==> flow/design.v (excerpt) <==
module top(
    input logic         clk,
    input logic         SW,          
    input logic [63:0]  pattern,     
    output logic        _48b         
);
    logic [127:0] grid;
    logic [127:0] initial_pattern;
    logic step_game;
    logic reset;
    logic [23:0] shift_reg;
    logic shift;
    logic ws2812b_out;
    logic [5:0] pixel;
    logic load_sreg;
    logic transmit_pixel;
    logic [4:0] frame;
    logic [4:0] last_frame;
    localparam [23:0] OFF     = 24'h000000;
    localparam [23:0] RED     = 24'h00FF00;
    localparam [23:0] GREEN   = 24'hFF0000;
    localparam [23:0] BLUE    = 24'h0000FF;
    genvar gi;
    generate
        for (gi = 0; gi < 64; gi++) begin : g_init
            assign initial_pattern[2*gi +: 2] = pattern[gi] ? 2'b11 : 2'b00;
        end
    endgenerate
    assign reset = ~SW;
    rules u3 (
        .clk(clk),
        .reset(reset),
        .step(step_game),
        .initial_pattern(initial_pattern),
        .grid(grid)  
    );
    ws2812b u4 (
        .clk            (clk),
        .reset          (reset),
        .serial_in      (shift_reg[23]),
        .transmit       (transmit_pixel),
        .ws2812b_out    (ws2812b_out),
        .shift          (shift)
    );
    controller u5 (
        .clk            (clk),
        .reset          (reset),
        .load_sreg      (load_sreg),
        .transmit_pixel (transmit_pixel),
        .pixel          (pixel),
  ...
clock: 4.6 ns
lec_check: 0
cap_margin: 5
core_margin: 2
core_utilization: 72
cts_cluster_diameter: 148
slew_margin: 20
run.sh (not shown) runs the stock make flow with config.mk's settings and CLKGATE_MAP_FILE=.
The first run did not get past 5_1_grt.
Then changed:
Settings changed: CAP_MARGIN 5 to 20, CORE_UTILIZATION 72 to 40, CTS_CLUSTER_DIAMETER 148 to not set.
Clock period 4.6 ns to 6.7 ns, I/O delays scaled along.
The new run ran to the end with no violations.
Synthesized area does not change.
Die size went up by 79%.
Synthesized cell count is unchanged.
Then changed:
Settings changed: CORE_UTILIZATION 40 to 71, CTS_CLUSTER_SIZE set to 54, PLACE_DENSITY set to 0.78, SETUP_SLACK_MARGIN set to -0.54.
Clock period 6.7 ns to 7.82 ns, I/O delays scaled along.
=>
- cell area drops by 3.0%
- critical path depth decreases by 2
- via count went up by 1.9%
- wire length fell by 7.1%
Then changed:
Settings changed: CAP_MARGIN 20 to 5, CORE_UTILIZATION 71 to 72, CTS_CLUSTER_SIZE 54 to not set, PLACE_DENSITY 0.78 to not set, SETUP_SLACK_MARGIN -0.54 to not set.
Clock period 7.82 ns to 5.7 ns, I/O delays scaled along.
Effect: The changed run completed without violations; routed wire length grows slightly; first-iteration DRC count grows by a few percent; worst hold slack is better by 0.0088 ns; clock skew shrinks by 0.0078 ns; die area shrinks slightly; cell count grows by a few percent; design area grows by a few percent.


## lagoon
top again, from the RTL that the note above started with.
Settings: LEC_CHECK=0, CAP_MARGIN=20, CELL_PAD_IN_SITES_DETAIL_PLACEMENT=1, CORE_ASPECT_RATIO=0.56, CORE_MARGIN=2, CORE_UTILIZATION=40, HOLD_SLACK_MARGIN=-0.01, SLEW_MARGIN=20; clock period 10.0 ns.
lagoon: full flow OK, the timing, design-rule and antenna checks passed
Here is what was changed in the inputs of garnet compared with lagoon.
Settings: removing CORE_ASPECT_RATIO (formerly 0.56); changing CORE_UTILIZATION from 40 to 72; setting PLACE_DENSITY to 0.41 for the first time; removing HOLD_SLACK_MARGIN (formerly -0.01); removing CELL_PAD_IN_SITES_DETAIL_PLACEMENT (formerly 1); setting ABC_AREA to 1 for the first time; changing the clock period (ns, I/O delays scaled along) from 10.0 to 4.92.
Findings:
- garnet ended with every stage complete and zero timing, DRC or antenna violations.
- Post-synthesis share of cell area spent on and, or, nand and nor gates: lagoon and garnet compared, lower one is lagoon
- Portion of the clock cycle consumed by the worst path in the final layout in garnet vs lagoon: up 28 points
- Taking lagoon as the reference point, the chip area line of the yosys report of garnet falls by about 0.4%.
- For total length of routed wires, dividing the value from lagoon by the value from garnet gives 1.3.
- garnet against lagoon: worst hold slack went down, post-route minimum period went down.
- Delta (garnet minus lagoon): setup slack has decreased.
Modified inputs, pepper compared to garnet
Settings: CTS_CLUSTER_SIZE now 54, previously not set; PLACE_DENSITY no longer set, was 0.41; ABC_AREA no longer set, was 1; CORE_UTILIZATION now 71, was 72; the clock period (ns, I/O delays scaled along) now 7.82, was 4.92.
Results
pepper | status: complete | timing, DRC, antenna: pass. pepper against garnet: design area decreased by 0.0018 sq mm relative to the old numbers; synthesized-area fraction occupied by adder cells flat. In the tables for pepper and garnet, first-pass GRT wire length reads higher with pepper. From garnet to pepper the numbers moved as follows: clock-buffer cell count increased 3, met1 layer usage reported by global route rose by 5.8 points, final core utilization fell 4.5 points, maximum frequency fell by 53 MHz.


## job 9737
top again, from the RTL that the note above started with.
Settings: LEC_CHECK=0, ABC_AREA=1, CAP_MARGIN=10, CELL_PAD_IN_SITES_DETAIL_PLACEMENT=1, CORE_ASPECT_RATIO=1.12, CORE_MARGIN=9, CORE_UTILIZATION=51, CTS_CLUSTER_SIZE=34, GPL_TIMING_DRIVEN=0, MIN_ROUTING_LAYER=met2, PLACE_DENSITY=0.72, SETUP_SLACK_MARGIN=1.57, SLEW_MARGIN=20, TNS_END_PERCENT=25; clock period 6.8 ns.
Job 9737 never completed; the flow aborted with a tool error in 5_1_grt.
Changes in job 4677 relative to job 9737:
==> flow/config.mk <==
export PLATFORM = sky130hd
export DESIGN_NAME = top
export DESIGN_NICKNAME = top
export VERILOG_FILES = /design/flow/design.v
export SDC_FILE = /design/flow/constraint.sdc
export NUM_CORES = 4
export LEC_CHECK = 0
export ABC_AREA = 1
export CAP_MARGIN = 20
export CORE_ASPECT_RATIO = 1.12
export CORE_MARGIN = 2
export CORE_UTILIZATION = 72
export CTS_CLUSTER_SIZE = 34
export GPL_TIMING_DRIVEN = 1
export PLACE_DENSITY_LB_ADDON = 0.27
export SLEW_MARGIN = 20
export TNS_END_PERCENT = 30
==> flow/constraint.sdc <==
create_clock -name core_clock -period 2.69 [get_ports {clk}]
set_input_delay 0.5380 -clock core_clock [delete_from_list [all_inputs] [get_ports {clk}]]
set_output_delay 0.5380 -clock core_clock [all_outputs]
set_load 0.01 [all_outputs]
[summary]
For job 4677, the flow was terminated by a tool error in 4_1_cts and produced no final design.
Async set or reset register ratio after synthesis: job 9737 vs job 4677 identical
Number of placed cells counting well taps (job 4677 vs. job 9737) increases by more than 10%
Of job 4677 and job 9737, it is job 4677 that has the lower die height.
Against job 9737, placer's final routability congestion estimate in job 4677 fell by a few percent.
The post-placement cell area of job 4677 exceeds that of job 9737 by about 23%.
[compare] base=job 9737 new=job 4677: starting density of the core now larger, die footprint now smaller, die span in x now smaller.
--- input diff job 4677..job 3836 ---
diff --git a/flow/config.mk b/flow/config.mk
--- a/flow/config.mk
+++ b/flow/config.mk
@@ -8 +7,0 @@
-export ABC_AREA = 1
@@ -10 +8,0 @@
-export CORE_ASPECT_RATIO = 1.12
@@ -13,3 +10,0 @@
-export CTS_CLUSTER_SIZE = 34
-export GPL_TIMING_DRIVEN = 1
-export PLACE_DENSITY_LB_ADDON = 0.27
@@ -17 +11,0 @@
-export TNS_END_PERCENT = 30
==> flow/constraint.sdc <==
create_clock -name core_clock -period 6.7 [get_ports {clk}]
set_input_delay 1.3400 -clock core_clock [delete_from_list [all_inputs] [get_ports {clk}]]
set_output_delay 1.3400 -clock core_clock [all_outputs]
set_load 0.01 [all_outputs]
[summary]
Job 3836 was carried through to the last stage, and its layout satisfied the timing, design-rule and antenna checks.
Job 4677 terminated abnormally: 4_1_cts reported DPL-0038.
Diff job 3836..job 4677 | floorplan utilization | negligible
The lower synthesis area per yosys of job 4677 and job 3836 is in job 4677.
In job 3836 the synthesized-area fraction occupied by xor and xnor cells turned out 18 points higher than in job 4677.
Share of flip-flops with an asynchronous set or reset: job 4677 vs job 3836 identical
Delta (job 3836 minus job 4677): post-detailed-placement half-perimeter wirelength fell 32%, floorplan net count fell 2,357, synthesized area per cell rose 2.5 um2, weighted congestion at the end of routability-driven global placement rose 0.0062.
Job 4677 fits on a die that is smaller than the die of job 3836.
Compared job 3836 vs job 4677, and share of cell area taken by muxes after synthesis is up in job 3836.
Edits applied to the flow inputs when going from job 3836 to job 4027:
diff --git a/flow/config.mk b/flow/config.mk
--- a/flow/config.mk
+++ b/flow/config.mk
@@ -7,0 +8 @@
+export ABC_AREA = 1
@@ -10 +11,3 @@
-export CORE_UTILIZATION = 72
+export CORE_UTILIZATION = 70
+export CTS_CLUSTER_SIZE = 15
+export SETUP_SLACK_MARGIN = -0.32
==> flow/constraint.sdc <==
create_clock -name core_clock -period 5.36 [get_ports {clk}]
set_input_delay 1.0720 -clock core_clock [delete_from_list [all_inputs] [get_ports {clk}]]
set_output_delay 1.0720 -clock core_clock [all_outputs]
set_load 0.01 [all_outputs]
Results
- Job 4027: flow completed, timing, DRC and antenna clean
- Summary of job 4027 over job 3836: ratio of final minimum period to clock period +7.1 points; fraction of area in clock buffers and inverters -0.23 points; core utilization at floorplan -1.9 points.
- Job 4027 vs. job 3836: post-route worst setup slack shrank by 550 ps, number of distinct library cells after synthesis shrank by 41%, logic depth of the worst setup path including buffers shrank by about 11%.
--- input diff job 4027..job 654 ---
diff --git a/flow/config.mk b/flow/config.mk
--- a/flow/config.mk
+++ b/flow/config.mk
@@ -8 +7,0 @@
-export ABC_AREA = 1
@@ -11,3 +10,2 @@
-export CORE_UTILIZATION = 70
-export CTS_CLUSTER_SIZE = 15
-export SETUP_SLACK_MARGIN = -0.32
+export CORE_UTILIZATION = 68
+export SETUP_SLACK_MARGIN = -0.3
==> flow/constraint.sdc <==
create_clock -name core_clock -period 4.42 [get_ports {clk}]
set_input_delay 0.8840 -clock core_clock [delete_from_list [all_inputs] [get_ports {clk}]]
set_output_delay 0.8840 -clock core_clock [all_outputs]
set_load 0.01 [all_outputs]
==> results <==
- Going from job 4027 to job 654, number of maximum-capacitance violations higher, clock-cell share of area lower.
- Global-route wire length before repair delta (job 654 − job 4027): unfavourable
- Looking at sequential share of layout area across job 654 and job 4027, the one that comes out lower is job 654.
- The hold slack reported for job 654 is greater than that of job 4027 by 77 ps.
- Finished, but not clean: job 654, with capacitance limit, slew limit, setup timing.
- Job 4027 did not stop at any stage, and its layout met the timing, design-rule and antenna checks.


oak:
Starting RTL as in the previous note.
export LEC_CHECK = 0
export CAP_MARGIN = 0
export CORE_MARGIN = 2
export CORE_UTILIZATION = 72
export MAX_ROUTING_LAYER = met4
export PLACE_DENSITY = 0.66
export SETUP_SLACK_MARGIN = 0.48
export SLEW_MARGIN = 20
create_clock -name core_clock -period 4.83 [get_ports {clk}]
Run status, oak: aborted in 5_1_grt, error DPL-0038
Setup changes, oak to pine
- ABC_AREA now 1, previously not set
- SETUP_SLACK_MARGIN now -0.32, was 0.48
- MAX_ROUTING_LAYER no longer set, was met4
- CTS_CLUSTER_SIZE now 15, previously not set
- PLACE_DENSITY no longer set, was 0.66
- CAP_MARGIN now 20, was 0
- CTS_CLUSTER_DIAMETER now 396, previously not set
- the clock period (ns, I/O delays scaled along) now 5.36, was 4.83
--- outcome ---
pine finished end to end and its layout was clean on timing, DRC and antenna. Re number of flip-flops and latches in the synthesized netlist: no difference whatsoever between pine and oak. On fraction of the mapped netlist area in adder cells, oak and pine are basically level. On area reported by Yosys stat, the higher figure sits with oak, not pine. pine ends up with a total setup buffers inserted after CTS that is 213 lower than in oak. Comparing oak with pine, the floorplan die width came out essentially unchanged. Across both runs, estimated wirelength of the detail-placed design was lower for pine than for oak. The die of pine is smaller than the one used in oak. pine has synthesized cell count above what oak had.


Starting RTL as in the previous note.
export LEC_CHECK = 0
export ABC_AREA = 1
export CAP_MARGIN = 5
export CELL_PAD_IN_SITES_DETAIL_PLACEMENT = 1
export CELL_PAD_IN_SITES_GLOBAL_PLACEMENT = 1
export CORE_ASPECT_RATIO = 0.88
export CORE_MARGIN = 2
export CORE_UTILIZATION = 40
export CTS_CLUSTER_DIAMETER = 129
export CTS_CLUSTER_SIZE = 24
export GPL_TIMING_DRIVEN = 0
export HOLD_SLACK_MARGIN = -0.01
export MAX_ROUTING_LAYER = met5
export SLEW_MARGIN = 20
export TNS_END_PERCENT = 55
create_clock -name core_clock -period 10.0 [get_ports {clk}]
The starting point produced a clean layout.
Edit:
ABC_AREA = default   (was 1)
CAP_MARGIN = 20   (was 5)
CELL_PAD_IN_SITES_DETAIL_PLACEMENT = default   (was 1)
CELL_PAD_IN_SITES_GLOBAL_PLACEMENT = default   (was 1)
CORE_ASPECT_RATIO = default   (was 0.88)
CTS_CLUSTER_DIAMETER = default   (was 129)
CTS_CLUSTER_SIZE = default   (was 24)
GPL_ROUTABILITY_DRIVEN = 0   (was default)
HOLD_SLACK_MARGIN = 0.26   (was -0.01)
MAX_ROUTING_LAYER = default   (was met5)
TNS_END_PERCENT = default   (was 55)
=> Count of clock-buffer cells in the layout grows by 24; core utilization grows by 0.95 points; synthesized area grows slightly; first-iteration DRC count grows by well over a third; via count shrinks by roughly a tenth; worst setup slack gets worse by 1.4 ns; worst hold slack gets better by 0.0031 ns.
Edit:
CORE_UTILIZATION = 66   (was 40)
CTS_CLUSTER_SIZE = 54   (was default)
GPL_ROUTABILITY_DRIVEN = default   (was 0)
GPL_TIMING_DRIVEN = default   (was 0)
HOLD_SLACK_MARGIN = default   (was 0.26)
SETUP_SLACK_MARGIN = 2.26   (was default)
clock period = 7.82 ns   (was 10.0 ns; I/O delays follow)
Final cell count came out lower by a little under a tenth.
Worst setup slack gets better by 0.26 ns.
Synthesized cell count is unchanged.
Hold slack degrades by 0.0059 ns.
Design area climbs by a few percent.
Count of clock-buffer cells in the layout falls by 6.
Global-route usage rose by 7.0 points.
Synthesized area does not change.


== P ==
Starting RTL as in the previous note.
Settings: LEC_CHECK=0, ABC_AREA=1, CAP_MARGIN=20, CORE_ASPECT_RATIO=1.12, CORE_MARGIN=2, CORE_UTILIZATION=58, CTS_CLUSTER_SIZE=34, GPL_TIMING_DRIVEN=1, PLACE_DENSITY_LB_ADDON=0.27, SLEW_MARGIN=20, TNS_END_PERCENT=30; clock period 5.0 ns.
Every stage of the flow completed for P, and the final layout passed the timing, design-rule and antenna checks.
## Diff of input files: S against P
--- a/flow/config.mk
+++ b/flow/config.mk
@@ -10,8 +10,9 @@
 export CORE_ASPECT_RATIO = 1.12
 export CORE_MARGIN = 2
-export CORE_UTILIZATION = 58
-export CTS_CLUSTER_SIZE = 34
+export CORE_UTILIZATION = 72
+export CTS_CLUSTER_SIZE = 14
 export GPL_TIMING_DRIVEN = 1
-export PLACE_DENSITY_LB_ADDON = 0.27
+export PLACE_DENSITY_LB_ADDON = 0.28
+export SETUP_SLACK_MARGIN = 0.37
 export SLEW_MARGIN = 20
 export TNS_END_PERCENT = 30
==> flow/constraint.sdc <==
create_clock -name core_clock -period 2.69 [get_ports {clk}]
set_input_delay 0.5380 -clock core_clock [delete_from_list [all_inputs] [get_ports {clk}]]
set_output_delay 0.5380 -clock core_clock [all_outputs]
set_load 0.01 [all_outputs]
### Flow results
- No final results exist for S, since it was stopped by error DPL-0038 during 4_1_cts.
- Side by side, fraction of the core area occupied by cells at floorplan turned out higher in S than in P.
- P -> S: cell area after synthesis delta 0, exact match
- Relative to P, the die area measured on S has decreased by more than 10%.
- Looking at instance count after placement with tap cells included across P and S, the one that comes out higher is S.
- Async set-or-reset flop fraction in the synthesized netlist came out exactly the same in P and S.
